==> inputs of trial 14 <==
==> flow/design.v <==
`timescale 1ns / 1ps
module TNS_dec_33(
    input wire clk,
    input wire rst_n,
    input wire [32:0] codein,
    output reg [30 - 1 : 0] dataout
    );
    wire [30 - 1 : 0] dataout_wire;
    assign dataout_wire = (codein[32]*847425747) + (codein[31]*564950498) + (codein[30]*282475249) + 
                    (codein[29]*121060821) + (codein[28]*80707214) + (codein[27]*40353607) + 
                    (codein[26]*17294403) + (codein[25]*11529602) + (codein[24]*5764801) + 
                    (codein[23]*2470629) + (codein[22]*1647086) + (codein[21]*823543) + 
                    (codein[20]*352947) + (codein[19]*235298) + (codein[18]*117649) + (codein[17]*50421) + (codein[16]*33614) + 
                    (codein[15]*16807) + (codein[14]*7203) + (codein[13]*4802) + (codein[12]*2401) + (codein[11]*1029) +
                    (codein[10]*686) + (codein[9]*343) + (codein[8]*147) + (codein[7]*98) + (codein[6]*49) +
                    (codein[5]*21) + (codein[4]*14) + (codein[3]*7) + (codein[2]*3) + (codein[1]*2) +
                    (codein[0]*1);
    always @(posedge clk or negedge rst_n) begin
        if (~rst_n) begin
            dataout <= 0;
        end
        else begin
            dataout <= dataout_wire;
        end
    end
endmodule
==> flow/run.sh <==
#!/bin/bash
# the make line also repeats each setting of config.mk as NAME=value (left out here)
make -C /OpenROAD-flow-scripts/flow DESIGN_CONFIG=/design/flow/config.mk WORK_HOME=/design/flow/orfs CLKGATE_MAP_FILE= finish
==> flow/config.mk <==
export PLATFORM = sky130hd
export DESIGN_NAME = TNS_dec_33
export DESIGN_NICKNAME = TNS_dec_33
export VERILOG_FILES = /design/flow/design.v
export SDC_FILE = /design/flow/constraint.sdc
export NUM_CORES = 4
export LEC_CHECK = 0
export CAP_MARGIN = 15
export CELL_PAD_IN_SITES_DETAIL_PLACEMENT = 2
export CELL_PAD_IN_SITES_GLOBAL_PLACEMENT = 2
export CORE_ASPECT_RATIO = 0.78
export CORE_MARGIN = 2
export CORE_UTILIZATION = 25
export CTS_CLUSTER_SIZE = 18
export GPL_ROUTABILITY_DRIVEN = 0
export GPL_TIMING_DRIVEN = 0
export HOLD_SLACK_MARGIN = -0.06
export MAX_ROUTING_LAYER = met4
export MIN_ROUTING_LAYER = met2
export PLACE_DENSITY_LB_ADDON = 0.12
export SETUP_SLACK_MARGIN = -0.1
export SLEW_MARGIN = 20
==> flow/constraint.sdc <==
create_clock -name core_clock -period 12.0 [get_ports {clk}]
set_input_delay 2.4000 -clock core_clock [delete_from_list [all_inputs] [get_ports {clk}]]
set_output_delay 2.4000 -clock core_clock [all_outputs]
set_load 0.01 [all_outputs]
==> trial 86: changes against trial 14 <==
ABC_AREA = 1   (was unset)
CAP_MARGIN = 20   (was 15)
CELL_PAD_IN_SITES_DETAIL_PLACEMENT = unset   (was 2)
CELL_PAD_IN_SITES_GLOBAL_PLACEMENT = unset   (was 2)
CORE_ASPECT_RATIO = unset   (was 0.78)
CORE_UTILIZATION = 40   (was 25)
CTS_CLUSTER_SIZE = unset   (was 18)
GPL_ROUTABILITY_DRIVEN = unset   (was 0)
GPL_TIMING_DRIVEN = unset   (was 0)
HOLD_SLACK_MARGIN = unset   (was -0.06)
MAX_ROUTING_LAYER = unset   (was met4)
MIN_ROUTING_LAYER = unset   (was met2)
PLACE_DENSITY_LB_ADDON = unset   (was 0.12)
SETUP_SLACK_MARGIN = unset   (was -0.1)
==> flow/constraint.sdc (replaced) <==
create_clock -name core_clock -period 8.8 [get_ports {clk}]
set_input_delay 1.7600 -clock core_clock [delete_from_list [all_inputs] [get_ports {clk}]]
set_output_delay 1.7600 -clock core_clock [all_outputs]
set_load 0.01 [all_outputs]
==> impl_metrics.json <==
{
  "status": "finished clean",
  "logic_area_um2": 7890,
  "adder_share": 0.639,
  "worst-path-stages": 24
}
Source of the figures above: trial 86

==> impl_metrics.json <==
{
  "seq-cell-share": 0.0687,
  "status": "finished clean",
  "placed_cells": 1466,
  "adder_share": 0.683
}
Source of the figures above: trial 14


* * *

==> inputs of cedar <==
RTL: the design.v shown in full above, as it stands there.
export LEC_CHECK = 0
export ABC_AREA = 0
export CAP_MARGIN = 0
export CELL_PAD_IN_SITES_DETAIL_PLACEMENT = 0
export CELL_PAD_IN_SITES_GLOBAL_PLACEMENT = 0
export CORE_MARGIN = 2
export CORE_UTILIZATION = 35
export CTS_CLUSTER_DIAMETER = 311
export CTS_CLUSTER_SIZE = 73
export GPL_ROUTABILITY_DRIVEN = 0
export GPL_TIMING_DRIVEN = 0
export MAX_ROUTING_LAYER = met5
export MIN_ROUTING_LAYER = met2
export PLACE_DENSITY_LB_ADDON = 0.28
export SLEW_MARGIN = 20
export TNS_END_PERCENT = 40
create_clock -name core_clock -period 6.48 [get_ports {clk}]
run.sh (not shown) runs the stock make flow with config.mk's settings and CLKGATE_MAP_FILE=.
==> pepper (differences from cedar) <==
- ABC_AREA: 0 -> 1
- CAP_MARGIN: 0 -> 20
- CELL_PAD_IN_SITES_DETAIL_PLACEMENT: 0 -> not set
- CELL_PAD_IN_SITES_GLOBAL_PLACEMENT: 0 -> not set
- CORE_UTILIZATION: 35 -> 66
- CTS_CLUSTER_DIAMETER: 311 -> not set
- CTS_CLUSTER_SIZE: 73 -> not set
- GPL_ROUTABILITY_DRIVEN: 0 -> not set
- GPL_TIMING_DRIVEN: 0 -> not set
- HOLD_SLACK_MARGIN: not set -> -0.09
- MAX_ROUTING_LAYER: met5 -> not set
- MIN_ROUTING_LAYER: met2 -> not set
- PLACE_DENSITY_LB_ADDON: 0.28 -> not set
- TNS_END_PERCENT: 40 -> not set
==> flow/constraint.sdc (replaced) <==
create_clock -name core_clock -period 6.58 [get_ports {clk}]
set_input_delay 1.3160 -clock core_clock [delete_from_list [all_inputs] [get_ports {clk}]]
set_output_delay 1.3160 -clock core_clock [all_outputs]
set_load 0.01 [all_outputs]
==> willow (differences from cedar) <==
- ABC_AREA: 0 -> not set
- CELL_PAD_IN_SITES_DETAIL_PLACEMENT: 0 -> not set
- CELL_PAD_IN_SITES_GLOBAL_PLACEMENT: 0 -> not set
- CORE_UTILIZATION: 35 -> 72
- CTS_CLUSTER_DIAMETER: 311 -> not set
- CTS_CLUSTER_SIZE: 73 -> 93
- GPL_ROUTABILITY_DRIVEN: 0 -> not set
- GPL_TIMING_DRIVEN: 0 -> not set
- MAX_ROUTING_LAYER: met5 -> not set
- MIN_ROUTING_LAYER: met2 -> not set
- PLACE_DENSITY_LB_ADDON: 0.28 -> 0.2
- SETUP_SLACK_MARGIN: not set -> 2.28
- TNS_END_PERCENT: 40 -> not set
==> flow/constraint.sdc (replaced) <==
create_clock -name core_clock -period 7.97 [get_ports {clk}]
set_input_delay 1.5940 -clock core_clock [delete_from_list [all_inputs] [get_ports {clk}]]
set_output_delay 1.5940 -clock core_clock [all_outputs]
set_load 0.01 [all_outputs]
==> notes <==
willow ran to the end with violations: setup timing. pepper completed, yet does not pass: setup timing. cedar finished but failed the layout checks on setup timing.
The highest wire length belongs to willow, the lowest to cedar.
First-iteration DRC count: pepper < cedar < willow.
The highest global-route usage belongs to willow, the lowest to cedar.
Sequential cell count is the same in cedar and pepper.
The highest die size belongs to cedar, the lowest to willow.
Between pepper and willow, the lower synthesized cell count is in willow (gap about 24%, measured against willow).
